==> run C <==
==> flow/design.v <==
module data_source (
    input wire clk,
    input wire rst_n,
    output reg fifo_write_valid,
    output reg [8:0] fifo_write_data,
    input wire fifo_write_ready,
    output reg lcd_resetn
);
localparam MAX_CMDS = 69;
reg [8:0] init_cmd[MAX_CMDS:0];
localparam INIT_RESET   = 4'd0;
localparam INIT_PREPARE = 4'd1;
localparam INIT_WAKEUP  = 4'd2;
localparam INIT_SNOOZE  = 4'd3;
localparam INIT_WORKING = 4'd4;
localparam SEND_PIXEL_H = 4'd5;
localparam SEND_PIXEL_L = 4'd6;
localparam FRAME_DONE   = 4'd7;
localparam CNT_100MS = 32'd2700000;
localparam CNT_120MS = 32'd3240000;
localparam CNT_200MS = 32'd5400000;
reg [3:0] init_state;
reg [6:0] cmd_index;
reg [31:0] delay_cnt;
reg [15:0] pixel_cnt;
reg [15:0] pixel_data;
reg [3:0] frame_cmd_index;
localparam LCD_WIDTH = 240;
localparam LCD_HEIGHT = 135;
localparam PIXEL_COUNT = LCD_WIDTH * LCD_HEIGHT;
localparam COLOR_BLUE  = 16'h001F;
localparam COLOR_GREEN = 16'h07E0;
localparam COLOR_RED   = 16'hF800;
localparam CMD_CASET = 9'h02A;
localparam CMD_RASET = 9'h02B;
localparam CMD_RAMWR = 9'h02C;
initial begin
    init_cmd[0] = 9'h036;
    init_cmd[1] = 9'h170;
    init_cmd[2] = 9'h03A;
    init_cmd[3] = 9'h105;
    init_cmd[4] = 9'h0B2;
    init_cmd[5] = 9'h10C;
    init_cmd[6] = 9'h10C;
    init_cmd[7] = 9'h100;
    init_cmd[8] = 9'h133;
    init_cmd[9] = 9'h133;
    init_cmd[10] = 9'h0B7;
    init_cmd[11] = 9'h135;
    init_cmd[12] = 9'h0BB;
    init_cmd[13] = 9'h119;
    init_cmd[14] = 9'h0C0;
    init_cmd[15] = 9'h12C;
    init_cmd[16] = 9'h0C2;
    init_cmd[17] = 9'h101;
    init_cmd[18] = 9'h0C3;
    init_cmd[19] = 9'h112;
    init_cmd[20] = 9'h0C4;
    init_cmd[21] = 9'h120;
    init_cmd[22] = 9'h0C6;
    init_cmd[23] = 9'h10F;
    init_cmd[24] = 9'h0D0;
    init_cmd[25] = 9'h1A4;
    init_cmd[26] = 9'h1A1;
    init_cmd[27] = 9'h0E0;
    init_cmd[28] = 9'h1D0;
    init_cmd[29] = 9'h104;
    init_cmd[30] = 9'h10D;
    init_cmd[31] = 9'h111;
    init_cmd[32] = 9'h113;
    init_cmd[33] = 9'h12B;
    init_cmd[34] = 9'h13F;
    init_cmd[35] = 9'h154;
    init_cmd[36] = 9'h14C;
    init_cmd[37] = 9'h118;
    init_cmd[38] = 9'h10D;
    init_cmd[39] = 9'h10B;
    init_cmd[40] = 9'h11F;
    init_cmd[41] = 9'h123;
    init_cmd[42] = 9'h0E1;
    init_cmd[43] = 9'h1D0;
    init_cmd[44] = 9'h104;
    init_cmd[45] = 9'h10C;
    init_cmd[46] = 9'h111;
    init_cmd[47] = 9'h113;
    init_cmd[48] = 9'h12C;
    init_cmd[49] = 9'h13F;
    init_cmd[50] = 9'h144;
    init_cmd[51] = 9'h151;
    init_cmd[52] = 9'h12F;
    init_cmd[53] = 9'h11F;
    init_cmd[54] = 9'h11F;
    init_cmd[55] = 9'h120;
    init_cmd[56] = 9'h123;
    init_cmd[57] = 9'h021;
    init_cmd[58] = 9'h029;
    init_cmd[59] = 9'h02A;
    init_cmd[60] = 9'h100;
    init_cmd[61] = 9'h128;
    init_cmd[62] = 9'h101;
    init_cmd[63] = 9'h117;
    init_cmd[64] = 9'h02B;
    init_cmd[65] = 9'h100;
    init_cmd[66] = 9'h135;
    init_cmd[67] = 9'h100;
    init_cmd[68] = 9'h1BB;
    init_cmd[69] = 9'h02C;
end
always @(posedge clk or negedge rst_n) begin
    if (!rst_n) begin
        init_state <= INIT_RESET;
        cmd_index <= 0;
        delay_cnt <= 0;
        pixel_cnt <= 0;
        pixel_data <= 0;
        frame_cmd_index <= 0;
        lcd_resetn <= 0;
        fifo_write_valid <= 0;
        fifo_write_data <= 0;
    end else begin
        fifo_write_valid <= 0;
        case (init_state)
            INIT_RESET: begin
                lcd_resetn <= 0;
                if (delay_cnt == CNT_100MS) begin
                    delay_cnt <= 0;
                    init_state <= INIT_PREPARE;
                    lcd_resetn <= 1;
                end else begin
                    delay_cnt <= delay_cnt + 1;
                end
            end
            INIT_PREPARE: begin
                if (delay_cnt == CNT_200MS) begin
                    delay_cnt <= 0;
                    init_state <= INIT_WAKEUP;
                end else begin
                    delay_cnt <= delay_cnt + 1;
                end
            end
            INIT_WAKEUP: begin
                if (fifo_write_ready && !fifo_write_valid) begin
                    fifo_write_valid <= 1;
                    fifo_write_data <= 9'h011;
                    init_state <= INIT_SNOOZE;
                end
            end
            INIT_SNOOZE: begin
                if (delay_cnt == CNT_120MS) begin
                    delay_cnt <= 0;
                    cmd_index <= 0;
                    init_state <= INIT_WORKING;
                end else begin
                    delay_cnt <= delay_cnt + 1;
                end
            end
            INIT_WORKING: begin
                if (cmd_index <= MAX_CMDS) begin
                    if (fifo_write_ready && !fifo_write_valid) begin
                        fifo_write_valid <= 1;
                        fifo_write_data <= init_cmd[cmd_index];
                        cmd_index <= cmd_index + 1;
                    end
                end else begin
                    init_state <= SEND_PIXEL_H;
                    pixel_cnt <= 0;
                end
            end
            SEND_PIXEL_H: begin
                if (pixel_cnt < PIXEL_COUNT) begin
                    if (pixel_cnt < (PIXEL_COUNT / 3))
                        pixel_data <= COLOR_BLUE;
                    else if (pixel_cnt < (PIXEL_COUNT * 2 / 3))
                        pixel_data <= COLOR_GREEN;
                    else
                        pixel_data <= COLOR_RED;
                    if (fifo_write_ready && !fifo_write_valid) begin
                        fifo_write_valid <= 1;
                        fifo_write_data <= {1'b1, pixel_data[15:8]};
                        init_state <= SEND_PIXEL_L;
                    end
                end else begin
                    init_state <= FRAME_DONE;
                    frame_cmd_index <= 0;
                end
            end
            SEND_PIXEL_L: begin
                if (fifo_write_ready && !fifo_write_valid) begin
                    fifo_write_valid <= 1;
                    fifo_write_data <= {1'b1, pixel_data[7:0]};
                    pixel_cnt <= pixel_cnt + 1;
                    init_state <= SEND_PIXEL_H;
                end
            end
            FRAME_DONE: begin
                if (fifo_write_ready && !fifo_write_valid) begin
                    fifo_write_valid <= 1;
                    case (frame_cmd_index)
                        4'd0: fifo_write_data <= CMD_CASET;
                        4'd1: fifo_write_data <= 9'h100;
                        4'd2: fifo_write_data <= 9'h128;
                        4'd3: fifo_write_data <= 9'h101;
                        4'd4: fifo_write_data <= 9'h117;
                        4'd5: fifo_write_data <= CMD_RASET;
                        4'd6: fifo_write_data <= 9'h100;
                        4'd7: fifo_write_data <= 9'h135;
                        4'd8: fifo_write_data <= 9'h100;
                        4'd9: fifo_write_data <= 9'h1BB;
                        4'd10: fifo_write_data <= CMD_RAMWR;
                    endcase
                    if (frame_cmd_index == 4'd10) begin
                        frame_cmd_index <= 0;
                        pixel_cnt <= 0;
                        init_state <= SEND_PIXEL_H;
                    end else begin
                        frame_cmd_index <= frame_cmd_index + 1;
                    end
                end
            end
            default: init_state <= INIT_RESET;
        endcase
    end
end
endmodule
module fifo #(
    parameter DEPTH = 16,
    parameter WIDTH = 9
) (
    input wire clk,
    input wire rst_n,
    input wire read_ready,
    output wire read_valid,
    output reg [WIDTH-1:0] read_data,
    output wire write_ready,
    input wire write_valid,
    input wire [WIDTH-1:0] write_data
);
localparam PTR_BITS = $clog2(DEPTH);
reg [WIDTH-1:0] data [DEPTH-1:0];
reg [PTR_BITS:0] wr_ptr, rd_ptr;
wire [PTR_BITS:0] n = wr_ptr - rd_ptr;
integer i;
always @(posedge clk or negedge rst_n) begin
    if (!rst_n) begin
        for (i = 0; i < DEPTH; i = i + 1) begin
            data[i] <= 0;
        end
        wr_ptr <= 0;
        rd_ptr <= 0;
        read_data <= 0;
    end else begin
        if (write_valid && write_ready) begin
            data[wr_ptr[PTR_BITS-1:0]] <= write_data;
            wr_ptr <= wr_ptr + 1;
        end
        if (read_valid && read_ready) begin
            read_data <= data[rd_ptr[PTR_BITS-1:0]];
            rd_ptr <= rd_ptr + 1;
        end
    end
end
assign read_valid = (n != 0);
assign write_ready = (n != DEPTH);
endmodule
module serializer(
    input clk,
    input rst_n,
    input fifo_valid,         
    input [8:0] fifo_data,   
    output fifo_read_ready,   
    output reg CS,          
    output reg SCLK,       
    output reg D_C,          
    output reg SDA          
);
    localparam IDLE  = 2'd0;
    localparam LOAD  = 2'd1;
    localparam SHIFT = 2'd2;
    localparam DONE  = 2'd3;
    reg [1:0] state;
    reg [7:0] shift_reg;  
    reg [2:0] crt;   
    assign fifo_read_ready = (state == IDLE);
    always @(posedge clk or negedge rst_n) begin
        if (!rst_n) begin
            state     <= IDLE;
            shift_reg <= 8'd0;
            crt   <= 0;
            CS        <= 1;  
            SCLK      <= 0;
            D_C       <= 0;
            SDA       <= 0;
        end else begin
            case (state)
                IDLE: begin
                    CS   <= 1;
                    SCLK <= 0;
                    if (fifo_valid) begin
                        state <= LOAD;
                    end
                end
                LOAD: begin
                    D_C       <= fifo_data[8];  
                    shift_reg <= fifo_data[7:0];
                    crt <= 3'd7;  
                    CS        <= 0;  
                    state     <= SHIFT;
                end
                SHIFT: begin                 
                    if (SCLK == 0) begin
                        SCLK <= 1;
                        SDA  <= shift_reg[crt];
                    end else begin
                        SCLK <= 0;
                        if (crt == 0)
                            state <= DONE;
                        else
                            crt <= crt - 1;
                    end
                end
                DONE: begin
                    CS    <= 1; 
                    state <= IDLE;
                end
                default: state <= IDLE;
            endcase
        end
    end
endmodule
module lcd_driver_top (
    input  wire clk,
    input  wire rst_n,
    output wire lcd_resetn,
    output wire lcd_cs,
    output wire lcd_dc,
    output wire lcd_sclk,
    output wire lcd_sda
);
wire ds_fifo_write_valid;
wire [8:0] ds_fifo_write_data;
wire ds_fifo_write_ready;
wire fifo_serial_read_valid;
wire [8:0] fifo_serial_read_data;
wire fifo_serial_read_ready;
data_source data_source_inst (
    .clk(clk),
    .rst_n(rst_n),
    .fifo_write_valid(ds_fifo_write_valid),
    .fifo_write_data(ds_fifo_write_data),
    .fifo_write_ready(ds_fifo_write_ready),
    .lcd_resetn(lcd_resetn)
);
fifo #(
    .DEPTH(16),
    .WIDTH(9)
) fifo_inst (
    .clk(clk),
    .rst_n(rst_n),
    .read_ready(fifo_serial_read_ready),
    .read_valid(fifo_serial_read_valid),
    .read_data(fifo_serial_read_data),
    .write_ready(ds_fifo_write_ready),
    .write_valid(ds_fifo_write_valid),
    .write_data(ds_fifo_write_data)
);
serializer serializer_inst (
    .clk(clk),
    .rst_n(rst_n),
    .fifo_valid(fifo_serial_read_valid),
    .fifo_data(fifo_serial_read_data),
    .fifo_read_ready(fifo_serial_read_ready),
    .CS(lcd_cs),
    .SCLK(lcd_sclk),
    .D_C(lcd_dc),
    .SDA(lcd_sda)
);
endmodule
==> flow/run.sh <==
#!/bin/bash
# the make line also repeats each setting of config.mk as NAME=value (left out here)
make -C /OpenROAD-flow-scripts/flow DESIGN_CONFIG=/design/flow/config.mk WORK_HOME=/design/flow/orfs CLKGATE_MAP_FILE= finish
==> flow/config.mk <==
export PLATFORM = sky130hd
export DESIGN_NAME = lcd_driver_top
export DESIGN_NICKNAME = lcd_driver_top
export VERILOG_FILES = /design/flow/design.v
export SDC_FILE = /design/flow/constraint.sdc
export NUM_CORES = 4
export LEC_CHECK = 0
export ABC_AREA = 1
export CAP_MARGIN = 20
export CELL_PAD_IN_SITES_DETAIL_PLACEMENT = 0
export CELL_PAD_IN_SITES_GLOBAL_PLACEMENT = 0
export CORE_MARGIN = 2
export CORE_UTILIZATION = 71
export CTS_CLUSTER_SIZE = 41
export GPL_ROUTABILITY_DRIVEN = 0
export MIN_ROUTING_LAYER = met1
export PLACE_DENSITY_LB_ADDON = 0.11
export SETUP_SLACK_MARGIN = -0.07
export SLEW_MARGIN = 35
==> flow/constraint.sdc <==
create_clock -name core_clock -period 2.34 [get_ports {clk}]
set_input_delay 0.4680 -clock core_clock [delete_from_list [all_inputs] [get_ports {clk}]]
set_output_delay 0.4680 -clock core_clock [all_outputs]
set_load 0.01 [all_outputs]
==> run F (differences from run C) <==
==> flow/config.mk (replaced) <==
export PLATFORM = sky130hd
export DESIGN_NAME = lcd_driver_top
export DESIGN_NICKNAME = lcd_driver_top
export VERILOG_FILES = /design/flow/design.v
export SDC_FILE = /design/flow/constraint.sdc
export NUM_CORES = 4
export LEC_CHECK = 0
export ABC_AREA = 1
export CAP_MARGIN = 20
export CORE_MARGIN = 2
export CORE_UTILIZATION = 72
export SLEW_MARGIN = 20
==> flow/constraint.sdc (replaced) <==
create_clock -name core_clock -period 2.23 [get_ports {clk}]
set_input_delay 0.4460 -clock core_clock [delete_from_list [all_inputs] [get_ports {clk}]]
set_output_delay 0.4460 -clock core_clock [all_outputs]
set_load 0.01 [all_outputs]
==> notes <==
Run C completed, yet does not pass: negative setup slack. Run F ran to the end with violations: negative setup slack. Against run C, the global-route usage of run F is higher by 3.4 points. Between run F and run C, the lower maximum frequency is in run F (gap about 13%, measured against run C). Of run F and run C, run C has the higher clock skew (gap 0.0022 ns). Against run C, the sequential share of layout area of run F is lower by 2.1 points. Between run F and run C, the lower clock-buffer cell count is in run F (gap 3).


==> inputs of v21 <==
RTL: the design.v shown in full above, as it stands there.
==> flow/config.mk <==
export PLATFORM = sky130hd
export DESIGN_NAME = lcd_driver_top
export DESIGN_NICKNAME = lcd_driver_top
export VERILOG_FILES = /design/flow/design.v
export SDC_FILE = /design/flow/constraint.sdc
export NUM_CORES = 4
export LEC_CHECK = 0
export CAP_MARGIN = 25
export CELL_PAD_IN_SITES_DETAIL_PLACEMENT = 2
export CELL_PAD_IN_SITES_GLOBAL_PLACEMENT = 2
export CORE_ASPECT_RATIO = 0.81
export CORE_MARGIN = 5
export CORE_UTILIZATION = 35
export CTS_CLUSTER_DIAMETER = 333
export CTS_CLUSTER_SIZE = 26
export GPL_ROUTABILITY_DRIVEN = 0
export GPL_TIMING_DRIVEN = 0
export HOLD_SLACK_MARGIN = 0.07
export MAX_ROUTING_LAYER = met4
export MIN_ROUTING_LAYER = met1
export SETUP_SLACK_MARGIN = -0.34
export SLEW_MARGIN = 10
export TNS_END_PERCENT = 75
==> flow/constraint.sdc <==
create_clock -name core_clock -period 3.31 [get_ports {clk}]
set_input_delay 0.6620 -clock core_clock [delete_from_list [all_inputs] [get_ports {clk}]]
set_output_delay 0.6620 -clock core_clock [all_outputs]
set_load 0.01 [all_outputs]
run.sh (not shown) runs the stock make flow with config.mk's settings and CLKGATE_MAP_FILE=.
==> v26: changes against v21 <==
CAP_MARGIN = 5   (was 25)
CELL_PAD_IN_SITES_DETAIL_PLACEMENT = 0   (was 2)
CELL_PAD_IN_SITES_GLOBAL_PLACEMENT = 0   (was 2)
CORE_ASPECT_RATIO = default   (was 0.81)
CORE_MARGIN = 2   (was 5)
CORE_UTILIZATION = 72   (was 35)
CTS_CLUSTER_DIAMETER = 110   (was 333)
CTS_CLUSTER_SIZE = 15   (was 26)
GPL_TIMING_DRIVEN = default   (was 0)
HOLD_SLACK_MARGIN = default   (was 0.07)
MAX_ROUTING_LAYER = default   (was met4)
SETUP_SLACK_MARGIN = -0.16   (was -0.34)
SLEW_MARGIN = 40   (was 10)
TNS_END_PERCENT = default   (was 75)
==> flow/constraint.sdc (replaced) <==
create_clock -name core_clock -period 2.87 [get_ports {clk}]
set_input_delay 0.5740 -clock core_clock [delete_from_list [all_inputs] [get_ports {clk}]]
set_output_delay 0.5740 -clock core_clock [all_outputs]
set_load 0.01 [all_outputs]
==> results <==
metric                                                                       v21                        v26
Final-layout fill cell count                                                4167                       1201
Synth-to-Final Area Change                                                10.48%                     8.774%
Met2 Track Usage GR                                                       0.3324                     0.5734
Run status                                                       failed layout checks       failed layout checks
Layout check failures                                               setup timing  hold timing, setup timing
Area of all sequential standard cells                               0.006589 mm2               0.006586 mm2
Fin Hold WS                                                             101.2 ps                  -10.66 ps
Clock buffer count                                                            17                         36
Multi-input logic portion of the cell area                                0.4578                     0.4567
Number of nets in the layout                                                1370                       1327
Routed met2 length                                                      20960 um                   16630 um
Vertical die dimension                                                  189.8 um                   143.3 um
Clock distribution area overhead in the final layout                     0.02677                    0.03947
Vias after detailed routing                                                11161                      10849
Total routed wirelength                                                 50920 um                   35230 um
Insertion delay of the later-clocked pin in the worst-skew pair           540 ps                     530 ps
